## wip/harbor
// alu_top
module alu_top(CLK, OP1, OP2, OPRN, OUT, ZERO);
	input CLK;
	input [31:0] OP1;
	input [31:0] OP2;
	input [5:0] OPRN;
	output [31:0] OUT;
	output ZERO;
	reg [31:0] op1_q, op2_q;
	reg [5:0] oprn_q;
	reg [31:0] out_q;
	reg zero_q;
	wire [31:0] alu_out;
	wire alu_zero;
	ALU alu_inst(alu_out, alu_zero, op1_q, op2_q, oprn_q);
	always @(posedge CLK) begin
		op1_q <= OP1;
		op2_q <= OP2;
		oprn_q <= OPRN;
		out_q <= alu_out;
		zero_q <= alu_zero;
	end
	assign OUT = out_q;
	assign ZERO = zero_q;
endmodule
Settings: LEC_CHECK=0, CAP_MARGIN=20, CORE_MARGIN=2, CORE_UTILIZATION=70, PLACE_DENSITY_LB_ADDON=0.25, SLEW_MARGIN=20, TNS_END_PERCENT=5; clock period 27.7 ns.
run.sh (not shown) runs the stock make flow with config.mk's settings and CLKGATE_MAP_FILE=.
Tool error GRT-0116 stopped wip/harbor during global routing (5_1_grt); no final results.
For wip/ember, these inputs were changed with respect to wip/harbor:
Settings: a deleted PLACE_DENSITY_LB_ADDON that had been 0.25; a change of CORE_UTILIZATION from 70 to 61.
## What came out
Compared with wip/harbor, wip/ember shows last weighted congestion value of the routability-driven placer that has gone down by a little under 10%.
[wip/ember] number of setup buffers added after CTS rose 1 relative to wip/harbor
Compared wip/ember vs wip/harbor, and total core area is up in wip/ember.
As far as xor/xnor share of the synthesized area goes, wip/ember and wip/harbor are indistinguishable; the numbers are identical.
[compare] base=wip/harbor new=wip/ember: area share of and-or/or-and cells after synthesis has remained practically unchanged; total die size has increased; post-detailed-placement cell area has increased; die width has increased.
Each of wip/harbor and wip/ember falls short of a clean finish.
No final results exist for wip/harbor, since it was stopped by error GRT-0116 during global routing (5_1_grt).
#### Input delta (wip/delta over wip/ember)
Settings: TNS_END_PERCENT: 5 -> unset; SETUP_SLACK_MARGIN: unset -> 1.47; MAX_ROUTING_LAYER: unset -> met4; the clock period (ns, I/O delays scaled along): 27.7 -> 10.1.
### Flow results
Delta(average wire per standard cell, wip/delta - wip/ember) < 0
Max peak per-stage delay on the critical path across wip/ember and wip/delta: wip/ember
Share of the core filled with cells in the final layout is higher on wip/delta
Comparing wip/ember and wip/delta, the higher register-to-register slack is on wip/ember.
STATUS run=wip/delta STAGES=ALL_DONE FINAL_CHECKS=FAILED CAUSE=setup timing
wip/delta vs wip/ember: total number of cells along the worst setup path up in wip/delta
Relative to wip/delta, the following input files were edited for wip/maple:
Settings: SETUP_SLACK_MARGIN: 1.47 -> unset; CORE_UTILIZATION: 61 -> 58; MAX_ROUTING_LAYER: met4 -> unset; the clock period (ns, I/O delays scaled along): 10.1 -> 24.2.
[summary]
What the final checks of wip/delta revealed, after a flow that finished every stage, was a layout that fails on setup timing.
From the logs: wip/maple reached the end of the flow and failed the layout checks with setup timing.
Relative to wip/delta, the area of the multi-input gates of wip/maple is lower by 2.6%.
wip/delta → wip/maple: post-layout worst setup margin rose 13.99 ns, combinational fraction of the cell area increased by 2.4 points relative to the old numbers, met2 routed wirelength rose by 1500 um.
Taking wip/delta as the reference, in wip/maple critical path depth went down about 7%.
The relative area change from synthesis to final layout of wip/maple falls short of that of wip/delta by 6.8 points.
Compare wip/delta and wip/maple | sequential share of layout area lower: wip/delta
Diff wip/delta and wip/maple: number of core rows higher in wip/maple

Setup of PW:
alu_top again, from the RTL that the note above started with.
Design alu_top, start of the top module:
module alu_top(CLK, OP1, OP2, OPRN, OUT, ZERO);
	input CLK;
	input [31:0] OP1;
	input [31:0] OP2;
	input [5:0] OPRN;
	output [31:0] OUT;
	output ZERO;
	reg [31:0] op1_q, op2_q;
	reg [5:0] oprn_q;
	reg [31:0] out_q;
	reg zero_q;
	wire [31:0] alu_out;
	wire alu_zero;
	ALU alu_inst(alu_out, alu_zero, op1_q, op2_q, oprn_q);
	always @(posedge CLK) begin
		op1_q <= OP1;
		op2_q <= OP2;
		oprn_q <= OPRN;
		out_q <= alu_out;
		zero_q <= alu_zero;
	end
	assign OUT = out_q;
	assign ZERO = zero_q;
endmodule
clock: 31.9 ns
lec_check: 0
cap_margin: 20
core_margin: 2
core_utilization: 71
place_density_lb_addon: 0.02
setup_slack_margin: 4.5
slew_margin: 20
Status(PW) = ERROR, stage = global routing (5_1_grt)
Input changes introduced in MS (baseline for comparison: PW):
diff --git a/flow/config.mk b/flow/config.mk
--- a/flow/config.mk
+++ b/flow/config.mk
@@ -10,3 +10 @@
-export CORE_UTILIZATION = 71
-export PLACE_DENSITY_LB_ADDON = 0.02
-export SETUP_SLACK_MARGIN = 4.5
+export CORE_UTILIZATION = 61
@@ -13,0 +12 @@
+export TNS_END_PERCENT = 5
==> flow/constraint.sdc <==
create_clock -name core_clock -period 8.7 [get_ports {CLK}]
set_input_delay 1.7400 -clock core_clock [delete_from_list [all_inputs] [get_ports {CLK}]]
set_output_delay 1.7400 -clock core_clock [all_outputs]
set_load 0.01 [all_outputs]
## What came out
In MS the implementation ran to completion but is not tape-out ready, as the final checks report setup timing.
PW → MS: number of placed instances with taps included increased by about 10% relative to the old numbers; minimum setup slack after placement decreased by 22460 ps relative to the old numbers; synthesized netlist cell count closely matched the old numbers; overall die area increased by 5500 um^2 relative to the old numbers.
Going from PW to MS, die extent in x grew by a little under 10%.

alu_top again, from the RTL that the note above started with.
export LEC_CHECK = 0
export ABC_AREA = 1
export CAP_MARGIN = 20
export CORE_MARGIN = 2
export CORE_UTILIZATION = 72
export CTS_CLUSTER_DIAMETER = 241
export CTS_CLUSTER_SIZE = 38
export SETUP_SLACK_MARGIN = 3.88
export SLEW_MARGIN = 20
export TNS_END_PERCENT = 5
create_clock -name core_clock -period 16.0 [get_ports {CLK}]
The starting point finished but failed the layout checks on negative setup slack.
Next try:
==> flow/config.mk (replaced) <==
export PLATFORM = sky130hd
export DESIGN_NAME = alu_top
export DESIGN_NICKNAME = alu_top
export VERILOG_FILES = /design/flow/design.v
export SDC_FILE = /design/flow/constraint.sdc
export NUM_CORES = 4
export LEC_CHECK = 0
export CAP_MARGIN = 20
export CORE_MARGIN = 2
export CORE_UTILIZATION = 40
export SLEW_MARGIN = 20
==> flow/constraint.sdc (replaced) <==
create_clock -name core_clock -period 29.5 [get_ports {CLK}]
set_input_delay 5.9000 -clock core_clock [delete_from_list [all_inputs] [get_ports {CLK}]]
set_output_delay 5.9000 -clock core_clock [all_outputs]
set_load 0.01 [all_outputs]
What happened: With this change the flow completed with no timing, DRC or antenna violations; register-to-register slack improves by 14 ns; die size is higher by 73%; fmax climbs by 1.2%; worst setup slack is better by 14 ns; final area went down by 3.4%; synthesized area went down by 2.6%; routed wire length decreases by 6.5%; count of clock-buffer cells in the layout is unchanged; sequential share of layout area grows by 0.28 points.
